==> inputs of v28 <==
// accel_display
module accel_display(
	input 		          		clk,         
	input 		          		reset_n,
	input 		     [1:0]		SW,
	input 		          		data_update,
	input 		     [15:0]		data_x,
	input 		     [15:0]		data_y,
	output		     [7:0]		HEX0,
	output		     [7:0]		HEX1,
	output		     [7:0]		HEX2,
	output		     [7:0]		HEX3,
	output		reg  [3:0]		VGA_B,
	output		reg  [3:0]		VGA_G,
	output		reg          	VGA_HS,
	output		reg  [3:0]		VGA_R,
	output		reg          	VGA_VS
);
	wire [32:0] smooth_outx, smooth_outy;
	reg  [9:0] pixel_x1, pixel_x2; 
	wire [9:0] x1, x2;
	reg  [9:0] pixel_y1, pixel_y2;
	wire [9:0] y1, y2;
	reg  [7:0] addr;
	wire [11:0] colors;
	reg  [0:0] en;
	reg  [0:0] en_q;
	reg  [9:0] count;
	wire [9:0]  col, row;
	reg  [3:0]   red, green, blue;
	wire  h_sync, v_sync;
	wire  disp_ena;
	smoothFilter x_axis (.clock(clk), .reset_n(reset_n), .enable(VGA_HS), .select(SW[1:0]), .data_x(data_x), 
	                     .data_update(data_update), .smooth_out(smooth_outx));
	smoothFilter y_axis (.clock(clk), .reset_n(reset_n), .enable(VGA_VS), .select(SW[1:0]), .data_x(data_y), 
	                     .data_update(data_update), .smooth_out(smooth_outy));
	BCDconvert BCD_x (.bin(count), .nothing(1'b0), .sign(HEX3), 
	                  .hunBCD(HEX2), .tenBCD(HEX1), .oneBCD(HEX0));
	always @(posedge clk) begin
		if (disp_ena == 1'b1) begin
			VGA_R <= red;
			VGA_B <= blue;
			VGA_G <= green;
		end else begin
			VGA_R <= 4'd0;
			VGA_B <= 4'd0;
			VGA_G <= 4'd0;
		end
		VGA_HS <= h_sync;
		VGA_VS <= v_sync;
	end
	vga_controller control (.pixel_clk(clk), .reset_n(reset_n), .h_sync (h_sync),
  ...
clock: 9.02 ns
lec_check: 0
abc_area: 1
cap_margin: 20
core_margin: 2
core_utilization: 72
cts_cluster_size: 40
hold_slack_margin: 0.3
place_density_lb_addon: 0.07
setup_slack_margin: 1.25
slew_margin: 20
run.sh (not shown) runs the stock make flow with config.mk's settings and CLKGATE_MAP_FILE=.
==> v30 (differences from v28) <==
==> flow/config.mk (replaced) <==
export PLATFORM = sky130hd
export DESIGN_NAME = accel_display
export DESIGN_NICKNAME = accel_display
export VERILOG_FILES = /design/flow/design.v
export SDC_FILE = /design/flow/constraint.sdc
export NUM_CORES = 4
export LEC_CHECK = 0
export CAP_MARGIN = 20
export CORE_MARGIN = 2
export CORE_UTILIZATION = 61
export SETUP_SLACK_MARGIN = 3.63
export SLEW_MARGIN = 20
==> flow/constraint.sdc (replaced) <==
create_clock -name core_clock -period 13.1 [get_ports {clk}]
set_input_delay 2.6200 -clock core_clock [delete_from_list [all_inputs] [get_ports {clk}]]
set_output_delay 2.6200 -clock core_clock [all_outputs]
set_load 0.01 [all_outputs]
==> comparison table <==
metric                                                          v28             v30
Status                                               did not finish  finished clean
Failing step                                                5_1_grt               -
Sequential element share of the synthesized area              30.5%           30.7%
Post-Synth Adder-Cell Area                                    23.3%           23.5%
Cell count after synthesis                                     4489            3595
Area of the synthesized netlist per yosys stat            34900 um2       34600 um2
Final Wtd Congestion                                          0.884           0.854
Die boundary width                                           224 um          242 um
Worst setup timing slack at the placement stage            -1510 ps          638 ps
Cell Count Post-Placement                                      5355            4290
Die Footprint                                             50200 um2       58600 um2
Tally of unique sky130hd cells used after synthesis              69             113
Count of standard-cell rows                                      80              87

========
==> run H <==
Starting RTL as in the previous note.
==> flow/config.mk <==
export PLATFORM = sky130hd
export DESIGN_NAME = accel_display
export DESIGN_NICKNAME = accel_display
export VERILOG_FILES = /design/flow/design.v
export SDC_FILE = /design/flow/constraint.sdc
export NUM_CORES = 4
export LEC_CHECK = 0
export ABC_AREA = 1
export CAP_MARGIN = 20
export CORE_MARGIN = 2
export CORE_UTILIZATION = 72
export CTS_CLUSTER_DIAMETER = 324
export CTS_CLUSTER_SIZE = 98
export PLACE_DENSITY = 0.43
export SETUP_SLACK_MARGIN = -0.75
export SLEW_MARGIN = 20
==> flow/constraint.sdc <==
create_clock -name core_clock -period 8.34 [get_ports {clk}]
set_input_delay 1.6680 -clock core_clock [delete_from_list [all_inputs] [get_ports {clk}]]
set_output_delay 1.6680 -clock core_clock [all_outputs]
set_load 0.01 [all_outputs]
==> run A: changes against run H <==
ABC_AREA = default   (was 1)
CORE_UTILIZATION = 60   (was 72)
CTS_CLUSTER_DIAMETER = default   (was 324)
CTS_CLUSTER_SIZE = default   (was 98)
PLACE_DENSITY = default   (was 0.43)
SETUP_SLACK_MARGIN = 3.42   (was -0.75)
==> flow/constraint.sdc (replaced) <==
create_clock -name core_clock -period 11.8 [get_ports {clk}]
set_input_delay 2.3600 -clock core_clock [delete_from_list [all_inputs] [get_ports {clk}]]
set_output_delay 2.3600 -clock core_clock [all_outputs]
set_load 0.01 [all_outputs]
==> results.json <==
{
  "status": "complete, no violations",
  "top_area_frac": 0.3074,
  "netlist_area_mm2": 0.03458,
  "fa_ha_area_frac": 0.2353,
  "cts_buffers": 57,
  "topCellsByArea": "dfxtp_1, fa_1, mux2i_1",
  "initial_core_util": 0.6097,
  "top_cells_by_count": "nor2_1, dfxtp_1, mux2i_1",
  "pre_cts_ws_ns": -0.1241,
  "fp.dieW_um": 244.1
}
(the above is from run A)
==> results.json <==
{
  "status": "aborted with a tool error",
  "stop_stage": "global routing (5_1_grt)",
  "error": "[ERROR GRT-0232] Routing congestion too high. Check the congestion heatmap in the GUI.",
  "initial_core_util": 0.7309,
  "fp.dieW_um": 224.2,
  "topCellsByArea": "dfxtp_1, fa_1, nor2_1",
  "top_area_frac": 0.3046
}
(the above is from run H)

========
==> inputs of run a <==
Starting RTL as in the previous note.
## accel_display
module accel_display(
	input 		          		clk,         
	input 		          		reset_n,
	input 		     [1:0]		SW,
	input 		          		data_update,
	input 		     [15:0]		data_x,
	input 		     [15:0]		data_y,
	output		     [7:0]		HEX0,
	output		     [7:0]		HEX1,
	output		     [7:0]		HEX2,
	output		     [7:0]		HEX3,
	output		reg  [3:0]		VGA_B,
	output		reg  [3:0]		VGA_G,
	output		reg          	VGA_HS,
	output		reg  [3:0]		VGA_R,
	output		reg          	VGA_VS
);
==> flow/config.mk <==
export PLATFORM = sky130hd
export DESIGN_NAME = accel_display
export DESIGN_NICKNAME = accel_display
export VERILOG_FILES = /design/flow/design.v
export SDC_FILE = /design/flow/constraint.sdc
export NUM_CORES = 4
export LEC_CHECK = 0
export CAP_MARGIN = 20
export CORE_MARGIN = 2
export CORE_UTILIZATION = 68
export CTS_CLUSTER_SIZE = 41
export SETUP_SLACK_MARGIN = 3.08
export SLEW_MARGIN = 20
==> flow/constraint.sdc <==
create_clock -name core_clock -period 13.1 [get_ports {clk}]
set_input_delay 2.6200 -clock core_clock [delete_from_list [all_inputs] [get_ports {clk}]]
set_output_delay 2.6200 -clock core_clock [all_outputs]
set_load 0.01 [all_outputs]
==> inputs of run b, as changes to run a <==
- ABC_AREA: default -> 1
- CORE_UTILIZATION: 68 -> 70
- CTS_CLUSTER_SIZE: 41 -> 40
- PLACE_DENSITY: default -> 0.64
- SETUP_SLACK_MARGIN: 3.08 -> default
==> flow/constraint.sdc (replaced) <==
create_clock -name core_clock -period 9.02 [get_ports {clk}]
set_input_delay 1.8040 -clock core_clock [delete_from_list [all_inputs] [get_ports {clk}]]
set_output_delay 1.8040 -clock core_clock [all_outputs]
set_load 0.01 [all_outputs]
==> inputs of run c, as changes to run a <==
- CORE_UTILIZATION: 68 -> 54
- CTS_CLUSTER_SIZE: 41 -> default
- PLACE_DENSITY: default -> 0.6
- SETUP_SLACK_MARGIN: 3.08 -> default
==> flow/constraint.sdc (replaced) <==
create_clock -name core_clock -period 16.2 [get_ports {clk}]
set_input_delay 3.2400 -clock core_clock [delete_from_list [all_inputs] [get_ports {clk}]]
set_output_delay 3.2400 -clock core_clock [all_outputs]
set_load 0.01 [all_outputs]
==> summary of the runs <==
- Run a passed the timing, DRC and antenna checks. Run b failed in global routing (5_1_grt) on GRT-0232. Run c passed the timing, DRC and antenna checks.
- Hold slack: run a is better than run c (0.0094 ns).
- Between run c and run a, the lower power is in run c (gap about 20%, measured against run a).
- In run a the cell area is larger than in run c, by 7.7%.
- Synthesized area is the same in run a and run c.
- Of run a and run c, run c has the higher register-to-register slack (gap 1.2 ns).
- Of run c and run a, run a has the higher critical path depth (gap 1).
==> figures <==
Distinct lib cells used: run c 113; run a 113; run b 69
Layout-to-synthesis area ratio: run c 1.096x; run a 1.181x; run b -
Minimum setup slack after placement: run c 1.70 ns; run a 0.589 ns; run b -1.26 ns
Result of the run: run c complete, no violations; run a complete, no violations; run b did not finish
Failing step: run c -; run a -; run b global routing (5_1_grt)
Count of cells resized by post-cts repair: run c 0; run a 327; run b 362
Post-synthesis cell count: run c 3,595; run a 3,595; run b 4,489
Mux area share: run c 14.4%; run a 14.4%; run b 0%
Power density over the cells: run c 78.3 nW/um^2; run a 92.1 nW/um^2; run b -
ANT cells: run c 0; run a 0; run b -
Post-route setup slack: run c 1.33 ns; run a 1.32 ns; run b -
Power dissipated in combinational cells: run c 0.256 mW; run a 0.367 mW; run b -
CTS clk-pin slew, worst paths: run c 0.06 ns; run a 0.07 ns; run b -
Critical path's slowest cell: run c dfxtp_1; run a or4b_4; run b -
Power is estimated from default activity; no workload was simulated.
